==> inputs of job 1007 <==
## mips_core
module mips_core (
	input         clk,
	input         rst,
	output [31:0] imem_addr,
	input  [31:0] imem_rdata,
	output [31:0] dmem_addr,
	output [31:0] dmem_wdata,
	output [3:0]  dmem_wmask,
	output        dmem_we,
	input  [31:0] dmem_rdata,
	output        wb_en,
	output [4:0]  wb_reg,
	output [31:0] wb_data
);
reg [31:0] PC;
wire [31:0] instruction = imem_rdata;
wire [31:0] read_data_1;
wire [31:0] read_data_2;
wire [31:0] ALU_result;
reg [31:0] ALU_mux;
reg [4:0] REG_dst_mux;
reg [31:0] REG_write_mux;
reg [31:0] MEM_result;
reg write_reg_signal;
reg write_mem_signal;
reg [3:0] mem_mask;
reg [31:0] next_PC;
wire [5:0] opcode = instruction[31:26];
wire [4:0] rs = instruction[25:21];
wire [4:0] rt = instruction[20:16];
wire [4:0] rd = instruction[15:11];
wire [4:0] shmat = instruction[10:6];
wire [5:0] functioncode = instruction[5:0];
wire [15:0] imm = instruction[15:0];
wire [25:0] adress = instruction[25:0];
wire [31:0] PC_plus4 = PC + 32'd4;
wire [31:0] branchadress = {{14{imm[15]}}, imm, 2'b00};
wire [31:0] jumpadress = {PC[31:28], adress, 2'b00};
  ...
export LEC_CHECK = 0
export CAP_MARGIN = 20
export CORE_MARGIN = 2
export CORE_UTILIZATION = 54
export PLACE_DENSITY = 0.6
export SETUP_SLACK_MARGIN = 0.2
export SLEW_MARGIN = 20
create_clock -name core_clock -period 11.8 [get_ports {clk}]
run.sh (not shown) runs the stock make flow with config.mk's settings and CLKGATE_MAP_FILE=.
==> job 6717: changes against job 1007 <==
--- a/flow/config.mk
+++ b/flow/config.mk
@@ -7,7 +7,11 @@
 export LEC_CHECK = 0
+export ABC_AREA = 1
 export CAP_MARGIN = 20
 export CORE_MARGIN = 2
-export CORE_UTILIZATION = 54
-export PLACE_DENSITY = 0.6
-export SETUP_SLACK_MARGIN = 0.2
+export CORE_UTILIZATION = 72
+export CTS_CLUSTER_DIAMETER = 203
+export CTS_CLUSTER_SIZE = 21
+export GPL_ROUTABILITY_DRIVEN = 0
+export PLACE_DENSITY_LB_ADDON = 0.07
+export SETUP_SLACK_MARGIN = 0.53
 export SLEW_MARGIN = 20
==> flow/constraint.sdc (replaced) <==
create_clock -name core_clock -period 5.42 [get_ports {clk}]
set_input_delay 1.0840 -clock core_clock [delete_from_list [all_inputs] [get_ports {clk}]]
set_output_delay 1.0840 -clock core_clock [all_outputs]
set_load 0.01 [all_outputs]
==> job 8789: changes against job 1007 <==
--- a/flow/config.mk
+++ b/flow/config.mk
@@ -9,3 +9,5 @@
 export CORE_MARGIN = 2
-export CORE_UTILIZATION = 54
+export CORE_UTILIZATION = 57
+export CTS_CLUSTER_DIAMETER = 28
+export CTS_CLUSTER_SIZE = 61
 export PLACE_DENSITY = 0.6
@@ -13 +15,2 @@
 export SLEW_MARGIN = 20
+export TNS_END_PERCENT = 50
==> flow/constraint.sdc (replaced) <==
create_clock -name core_clock -period 6.56 [get_ports {clk}]
set_input_delay 1.3120 -clock core_clock [delete_from_list [all_inputs] [get_ports {clk}]]
set_output_delay 1.3120 -clock core_clock [all_outputs]
set_load 0.01 [all_outputs]
==> results <==
Job 6717 aborted during 5_1_grt. Job 1007 completed without violations. Job 8789 aborted during 5_1_grt.
Die size: job 6717 < job 8789 < job 1007.
Against job 6717, the synthesized area of job 1007 is lower by 4.6%.
Synthesized cell count: job 8789 is smaller than job 6717 (about 40%).

========
==> v10 <==
==> flow/design.v <==
module ALU (result, read_data_1, read_data_2, shmat, opcode, functioncode);
	input [31:0] read_data_1;
	input [31:0] read_data_2;
	input [4:0] shmat;
	input [5:0] opcode;
	input [5:0] functioncode;
	output reg [31:0] result;
	always @(*)
		begin
		result = 32'b0;
		if(opcode==6'b001000)						 
			result=read_data_1+read_data_2;
		else if(opcode==6'b001001)					 
			result=read_data_1+read_data_2;
		else if(opcode==6'b001100)					 
			result=read_data_1&read_data_2;
		else if(opcode==6'b001101)					 
			result=read_data_1|read_data_2;
		else if(opcode==6'b001010)					 
			result=($signed(read_data_1)<$signed(read_data_2)) ? 32'b1 : 32'b0;
		else if(opcode==6'b001011)					 
			result=(read_data_1<read_data_2) ? 32'b1 : 32'b0;
		else if(opcode==6'b100100 |opcode==6'b100101 |opcode==6'b110000 | opcode==6'b100011  
		| opcode==6'b101000 | opcode==6'b111000 | opcode==6'b101001 | opcode==6'b101011)	 
			result=read_data_1+read_data_2;
		else if(opcode==6'b000000)					 
			begin
			if(functioncode==6'b100000)  
				result=read_data_1+read_data_2;
			else if(functioncode==6'b100001)  
				result=read_data_1+read_data_2;
			else if(functioncode==6'b100100)  
				result=read_data_1 & read_data_2;
			else if(functioncode==6'b100101)  
				result=read_data_1 | read_data_2;
			else if(functioncode==6'b100111)  
				result=~(read_data_1 | read_data_2);
			else if(functioncode==6'b000000)  
				result=read_data_2 << shmat;
			else if(functioncode==6'b101010)  
				result=($signed(read_data_1)<$signed(read_data_2)) ? 32'b1 : 32'b0;
			else if(functioncode==6'b101011)	 
				result=(read_data_1<read_data_2) ? 32'b1 : 32'b0;
			else if(functioncode==6'b000011)	 
				result= $signed(read_data_2) >>> shmat;
			else if(functioncode==6'b000010)  
				result= read_data_2 >> shmat;
			else if(functioncode==6'b100010)  
				result=read_data_1-read_data_2;
			else if(functioncode==6'b100011)  
				result= read_data_1-read_data_2;
			end
		end
endmodule
module mips_registers ( read_data_1, read_data_2, write_data, read_reg_1, read_reg_2, write_reg, signal_reg_write, clk );
	output [31:0] read_data_1, read_data_2;
	input [31:0] write_data;
	input [4:0] read_reg_1, read_reg_2, write_reg;
	input signal_reg_write, clk;
	reg [31:0] registers [31:1];
	always @(posedge clk)
		if (signal_reg_write && write_reg != 5'd0)
			registers[write_reg] <= write_data;
	assign read_data_1 = (read_reg_1 == 5'd0) ? 32'b0 : registers[read_reg_1];
	assign read_data_2 = (read_reg_2 == 5'd0) ? 32'b0 : registers[read_reg_2];
endmodule
module mips_core (
	input         clk,
	input         rst,
	output [31:0] imem_addr,
	input  [31:0] imem_rdata,
	output [31:0] dmem_addr,
	output [31:0] dmem_wdata,
	output [3:0]  dmem_wmask,
	output        dmem_we,
	input  [31:0] dmem_rdata,
	output        wb_en,
	output [4:0]  wb_reg,
	output [31:0] wb_data
);
reg [31:0] PC;
wire [31:0] instruction = imem_rdata;
wire [31:0] read_data_1;
wire [31:0] read_data_2;
wire [31:0] ALU_result;
reg [31:0] ALU_mux;
reg [4:0] REG_dst_mux;
reg [31:0] REG_write_mux;
reg [31:0] MEM_result;
reg write_reg_signal;
reg write_mem_signal;
reg [3:0] mem_mask;
reg [31:0] next_PC;
wire [5:0] opcode = instruction[31:26];
wire [4:0] rs = instruction[25:21];
wire [4:0] rt = instruction[20:16];
wire [4:0] rd = instruction[15:11];
wire [4:0] shmat = instruction[10:6];
wire [5:0] functioncode = instruction[5:0];
wire [15:0] imm = instruction[15:0];
wire [25:0] adress = instruction[25:0];
wire [31:0] PC_plus4 = PC + 32'd4;
wire [31:0] branchadress = {{14{imm[15]}}, imm, 2'b00};
wire [31:0] jumpadress = {PC[31:28], adress, 2'b00};
mips_registers regblock(read_data_1, read_data_2, REG_write_mux, rs, rt, REG_dst_mux, write_reg_signal, clk);
ALU ALUblock(ALU_result, read_data_1, ALU_mux, shmat, opcode, functioncode);
always @(*)
begin
	REG_dst_mux = rt;
	write_reg_signal = 1'b1;
	write_mem_signal = 1'b0;
	mem_mask = 4'b1111;
	ALU_mux = read_data_2;
	REG_write_mux = ALU_result;
	next_PC = PC_plus4;
	if (opcode==6'b100100)           
		MEM_result = {24'b0, dmem_rdata[7:0]};
	else if (opcode==6'b100101)      
		MEM_result = {16'b0, dmem_rdata[15:0]};
	else                             
		MEM_result = dmem_rdata;
	if (opcode==6'b000000)           
		begin
		REG_dst_mux = rd;
		if (functioncode==6'b001000)   
			begin
			write_reg_signal = 1'b0;
			next_PC = read_data_1;
			end
		end
	else                             
		begin
		if (opcode==6'b000011)         
			REG_dst_mux = 5'b11111;
		if (opcode==6'b101000 | opcode==6'b101001 | opcode==6'b111000 | opcode==6'b101011)  
			begin
			write_mem_signal = 1'b1;
			write_reg_signal = 1'b0;
			if (opcode==6'b101000)       
				mem_mask = 4'b0001;
			else if (opcode==6'b101001)  
				mem_mask = 4'b0011;
			end
		else if (opcode==6'b000100 | opcode==6'b000101 | opcode==6'b000010)  
			write_reg_signal = 1'b0;
		if (opcode!=6'b001100 && opcode!=6'b001101)
			ALU_mux = {{16{imm[15]}}, imm};
		else
			ALU_mux = {16'b0, imm};
		if (opcode==6'b000011)         
			REG_write_mux = PC + 32'd8;
		else if (opcode==6'b100011 | opcode==6'b100100 | opcode==6'b100101 | opcode==6'b110000)  
			REG_write_mux = MEM_result;
		else if (opcode==6'b001111)    
			REG_write_mux = {imm, 16'b0};
		if (opcode==6'b000100 && read_data_1==read_data_2)        
			next_PC = PC_plus4 + branchadress;
		else if (opcode==6'b000101 && read_data_1!=read_data_2)   
			next_PC = PC_plus4 + branchadress;
		else if (opcode==6'b000010 | opcode==6'b000011)          
			next_PC = jumpadress;
		end
end
always @(posedge clk)
	if (rst)
		PC <= 32'b0;
	else
		PC <= next_PC;
assign imem_addr  = PC;
assign dmem_addr  = ALU_result;
assign dmem_wdata = read_data_2;
assign dmem_wmask = mem_mask;
assign dmem_we    = write_mem_signal;
assign wb_en      = write_reg_signal && (REG_dst_mux != 5'd0);
assign wb_reg     = REG_dst_mux;
assign wb_data    = REG_write_mux;
endmodule
==> flow/run.sh <==
#!/bin/bash
# the make line also repeats each setting of config.mk as NAME=value (left out here)
make -C /OpenROAD-flow-scripts/flow DESIGN_CONFIG=/design/flow/config.mk WORK_HOME=/design/flow/orfs CLKGATE_MAP_FILE= finish
==> flow/config.mk <==
export PLATFORM = sky130hd
export DESIGN_NAME = mips_core
export DESIGN_NICKNAME = mips_core
export VERILOG_FILES = /design/flow/design.v
export SDC_FILE = /design/flow/constraint.sdc
export NUM_CORES = 4
export LEC_CHECK = 0
export CAP_MARGIN = 0
export CELL_PAD_IN_SITES_GLOBAL_PLACEMENT = 0
export CORE_ASPECT_RATIO = 1.32
export CORE_MARGIN = 2
export CORE_UTILIZATION = 40
export CTS_CLUSTER_DIAMETER = 179
export GPL_TIMING_DRIVEN = 0
export MAX_ROUTING_LAYER = met4
export MIN_ROUTING_LAYER = met2
export PLACE_DENSITY = 0.6
export SETUP_SLACK_MARGIN = 0.2
export SLEW_MARGIN = 25
==> flow/constraint.sdc <==
create_clock -name core_clock -period 6.52 [get_ports {clk}]
set_input_delay 1.3040 -clock core_clock [delete_from_list [all_inputs] [get_ports {clk}]]
set_output_delay 1.3040 -clock core_clock [all_outputs]
set_load 0.01 [all_outputs]
==> v19 (differences from v10) <==
CAP_MARGIN = 20   (was 0)
CELL_PAD_IN_SITES_GLOBAL_PLACEMENT = unset   (was 0)
CORE_ASPECT_RATIO = unset   (was 1.32)
CORE_UTILIZATION = 64   (was 40)
CTS_CLUSTER_DIAMETER = unset   (was 179)
GPL_TIMING_DRIVEN = unset   (was 0)
MAX_ROUTING_LAYER = unset   (was met4)
MIN_ROUTING_LAYER = unset   (was met2)
SLEW_MARGIN = 20   (was 25)
==> flow/constraint.sdc (replaced) <==
create_clock -name core_clock -period 11.2 [get_ports {clk}]
set_input_delay 2.2400 -clock core_clock [delete_from_list [all_inputs] [get_ports {clk}]]
set_output_delay 2.2400 -clock core_clock [all_outputs]
set_load 0.01 [all_outputs]
==> v17 (differences from v10) <==
CAP_MARGIN = 20   (was 0)
CELL_PAD_IN_SITES_GLOBAL_PLACEMENT = unset   (was 0)
CORE_ASPECT_RATIO = unset   (was 1.32)
CORE_UTILIZATION = 45   (was 40)
CTS_CLUSTER_DIAMETER = unset   (was 179)
GPL_TIMING_DRIVEN = unset   (was 0)
MAX_ROUTING_LAYER = unset   (was met4)
MIN_ROUTING_LAYER = unset   (was met2)
SLEW_MARGIN = 20   (was 25)
==> flow/constraint.sdc (replaced) <==
create_clock -name core_clock -period 7.21 [get_ports {clk}]
set_input_delay 1.4420 -clock core_clock [delete_from_list [all_inputs] [get_ports {clk}]]
set_output_delay 1.4420 -clock core_clock [all_outputs]
set_load 0.01 [all_outputs]
==> flow_metrics.env <==
# implementation run metrics
export IMPL_cts_setup_buffers=152
export IMPL_port_buffers=203
export IMPL_so_faults="negative setup slack"
export IMPL_setup_viol_count_final=62
export IMPL_use_met2_pct=68.3
export IMPL_dieArea_um2=144000
export IMPL_placed_cells=8444
export IMPL_status="finished with violations"
export IMPL_core_area_um2=140000
export IMPL_gp_congestion=1.16
export IMPL_grtUsageTotal_pct=45.2
export IMPL_setup_ws_ns=-1.21
export IMPL_rows=137
(the above is from v17)
==> flow_metrics.env <==
# flow metrics
export IMPL_lastStage="global routing (5_1_grt)"
export IMPL_dieArea_um2=102000
export IMPL_gp_congestion=1.17
export IMPL_port_buffers=203
export IMPL_error_line="[ERROR GRT-0116] Global routing finished with congestion. Check the congestion regions in the DRC Viewer."
export IMPL_rows=115
export IMPL_status="stopped before the end"
export IMPL_use_met2_pct=92.1
(the above is from v19)
==> flow_metrics.env <==
# flow metrics
export IMPL_dieArea_um2=162000
export IMPL_cts_setup_buffers=294
export IMPL_port_buffers=194
export IMPL_status="stopped before the end"
export IMPL_rows=168
export IMPL_error_line="[ERROR GRT-0116] Global routing finished with congestion. Check the congestion regions in the DRC Viewer."
export IMPL_use_met2_pct=97.8
export IMPL_core_area_um2=158000
export IMPL_placed_cells=7801
export IMPL_lastStage="global routing (5_1_grt)"
(the above is from v10)
